==> build 93 <==
## breakout
module breakout(
    input logic clk,
    input logic right,
    input logic left,
    input logic reset,
    output logic [2:0] red,
    output logic [2:0] green,
    output logic [2:0] blue,
    output logic hsync,
    output logic vsync
    );
==> flow/config.mk <==
export PLATFORM = sky130hd
export DESIGN_NAME = breakout
export DESIGN_NICKNAME = breakout
export VERILOG_FILES = /design/flow/design.v
export SDC_FILE = /design/flow/constraint.sdc
export NUM_CORES = 4
export LEC_CHECK = 0
export ABC_AREA = 1
export CAP_MARGIN = 20
export CELL_PAD_IN_SITES_DETAIL_PLACEMENT = 1
export CORE_MARGIN = 2
export CORE_UTILIZATION = 40
export CTS_CLUSTER_DIAMETER = 291
export GPL_ROUTABILITY_DRIVEN = 0
export HOLD_SLACK_MARGIN = 0.23
export MAX_ROUTING_LAYER = met4
export SLEW_MARGIN = 20
==> flow/constraint.sdc <==
create_clock -name core_clock -period 8.0 [get_ports {clk}]
set_input_delay 1.6000 -clock core_clock [delete_from_list [all_inputs] [get_ports {clk}]]
set_output_delay 1.6000 -clock core_clock [all_outputs]
set_load 0.01 [all_outputs]
run.sh (not shown) runs the stock make flow with config.mk's settings and CLKGATE_MAP_FILE=.
==> trial 46 (differences from build 93) <==
- CELL_PAD_IN_SITES_DETAIL_PLACEMENT: 1 -> default
- CORE_UTILIZATION: 40 -> 72
- CTS_CLUSTER_DIAMETER: 291 -> default
- GPL_ROUTABILITY_DRIVEN: 0 -> default
- HOLD_SLACK_MARGIN: 0.23 -> default
- MAX_ROUTING_LAYER: met4 -> default
- PLACE_DENSITY_LB_ADDON: default -> 0.02
==> flow/constraint.sdc (replaced) <==
create_clock -name core_clock -period 3.61 [get_ports {clk}]
set_input_delay 0.7220 -clock core_clock [delete_from_list [all_inputs] [get_ports {clk}]]
set_output_delay 0.7220 -clock core_clock [all_outputs]
set_load 0.01 [all_outputs]
==> trial 10 (differences from build 93) <==
- ABC_AREA: 1 -> default
- CELL_PAD_IN_SITES_DETAIL_PLACEMENT: 1 -> default
- CORE_UTILIZATION: 40 -> 72
- CTS_CLUSTER_DIAMETER: 291 -> 375
- CTS_CLUSTER_SIZE: default -> 98
- GPL_ROUTABILITY_DRIVEN: 0 -> default
- HOLD_SLACK_MARGIN: 0.23 -> default
- MAX_ROUTING_LAYER: met4 -> default
==> flow/constraint.sdc (replaced) <==
create_clock -name core_clock -period 8.83 [get_ports {clk}]
set_input_delay 1.7660 -clock core_clock [delete_from_list [all_inputs] [get_ports {clk}]]
set_output_delay 1.7660 -clock core_clock [all_outputs]
set_load 0.01 [all_outputs]
==> build 72 (differences from build 93) <==
- ABC_AREA: 1 -> default
- CELL_PAD_IN_SITES_DETAIL_PLACEMENT: 1 -> default
- CORE_UTILIZATION: 40 -> 22
- CTS_CLUSTER_DIAMETER: 291 -> default
- GPL_ROUTABILITY_DRIVEN: 0 -> default
- HOLD_SLACK_MARGIN: 0.23 -> default
- MAX_ROUTING_LAYER: met4 -> default
==> flow/constraint.sdc (replaced) <==
create_clock -name core_clock -period 12.5 [get_ports {clk}]
set_input_delay 2.5000 -clock core_clock [delete_from_list [all_inputs] [get_ports {clk}]]
set_output_delay 2.5000 -clock core_clock [all_outputs]
set_load 0.01 [all_outputs]
==> qor summary <==
	build 93	trial 46	trial 10	build 72
Buffers & Inverters on Critical Path	4	4	1	1
CTS-repair resized insts	0	63	0	0
Final standard cell count with taps included and fillers excluded	2078	2026	1353	1774
Synth Area per Inst	6.56 µm²	6.56 µm²	8.46 µm²	8.46 µm²
Routed Wire Length	37600 µm	38500 µm	26000 µm	27400 µm
Worst Slack Setup Final	1.78 ns	-0.547 ns	2.31 ns	5.24 ns
Plain + repair buffers	24	161	21	24
Synthesized cell area	11200 µm²	11200 µm²	10100 µm²	10100 µm²
Sum Neg Setup Slack	0 ns	-4.40 ns	0 ns	0 ns
R2r startpoint	game_inst.ballX[0]	game_inst.ballX[0]	game_inst.ballX[5]	game_inst.ballX[0]
Fraction of synthesized cell area in xor and xnor cells	3.59%	3.59%	6.27%	6.27%
Largest stage delay on the critical path	0.55 ns	0.37 ns	0.71 ns	0.71 ns
Outcome	no timing/DRC/antenna violations	failed layout checks	no timing/DRC/antenna violations	no timing/DRC/antenna violations
Layout check failures	-	negative setup slack	-	-
Floorplan die width	171 µm	129 µm	122 µm	218 µm
Post-route cell area	12200 µm²	13300 µm²	10700 µm²	11200 µm²
HPWL reported at the end of detailed placement	27300 µm	25700 µm	17600 µm	19200 µm

* * *

==> run H <==
breakout again, from the RTL that the note above started with.
clock: 8.29 ns
lec_check: 0
abc_area: 1
cap_margin: 20
core_aspect_ratio: 0.5
core_margin: 7
core_utilization: 69
cts_cluster_diameter: 222
cts_cluster_size: 99
min_routing_layer: met1
place_density_lb_addon: 0.3
slew_margin: 20
tns_end_percent: 5
==> inputs of run M, as changes to run H <==
CORE_ASPECT_RATIO = default   (was 0.5)
CORE_MARGIN = 2   (was 7)
CORE_UTILIZATION = 72   (was 69)
CTS_CLUSTER_DIAMETER = default   (was 222)
CTS_CLUSTER_SIZE = 97   (was 99)
MIN_ROUTING_LAYER = default   (was met1)
PLACE_DENSITY_LB_ADDON = default   (was 0.3)
SETUP_SLACK_MARGIN = 0.91   (was default)
TNS_END_PERCENT = default   (was 5)
==> flow/constraint.sdc (replaced) <==
create_clock -name core_clock -period 3.79 [get_ports {clk}]
set_input_delay 0.7580 -clock core_clock [delete_from_list [all_inputs] [get_ports {clk}]]
set_output_delay 0.7580 -clock core_clock [all_outputs]
set_load 0.01 [all_outputs]
==> run notes <==
Status on the layout run. The run finished with no timing, DRC or antenna violations. Relative to the synthesized area, the layout overhead comes to 6.386%. The global routing report lists met2 layer usage as 52.26%. The routed design shows a via density per instance of around 6.3. Height of the die landed at around 100 um. The area taken by multi-input combinational cells is reported as about 7000 sq um. The script extracted a total leakage power of approximately 5.7 nW.
(the above is from run H)
==> run notes <==
Status on the layout run. The flow ran to the end, but the layout failed its checks. A clean result was blocked by negative setup slack. Routing resource usage on met2 recorded by global route was between 60% and 70%. Post-layout worst setup margin landed at -0.2022 ns. For this run, the final setup violation count is recorded as 9. Per the OpenROAD power report, leakage power amounts to 6.455 nW.
(the above is from run M)
Power figures rest on the tool's default switching activity, not on a simulated workload.
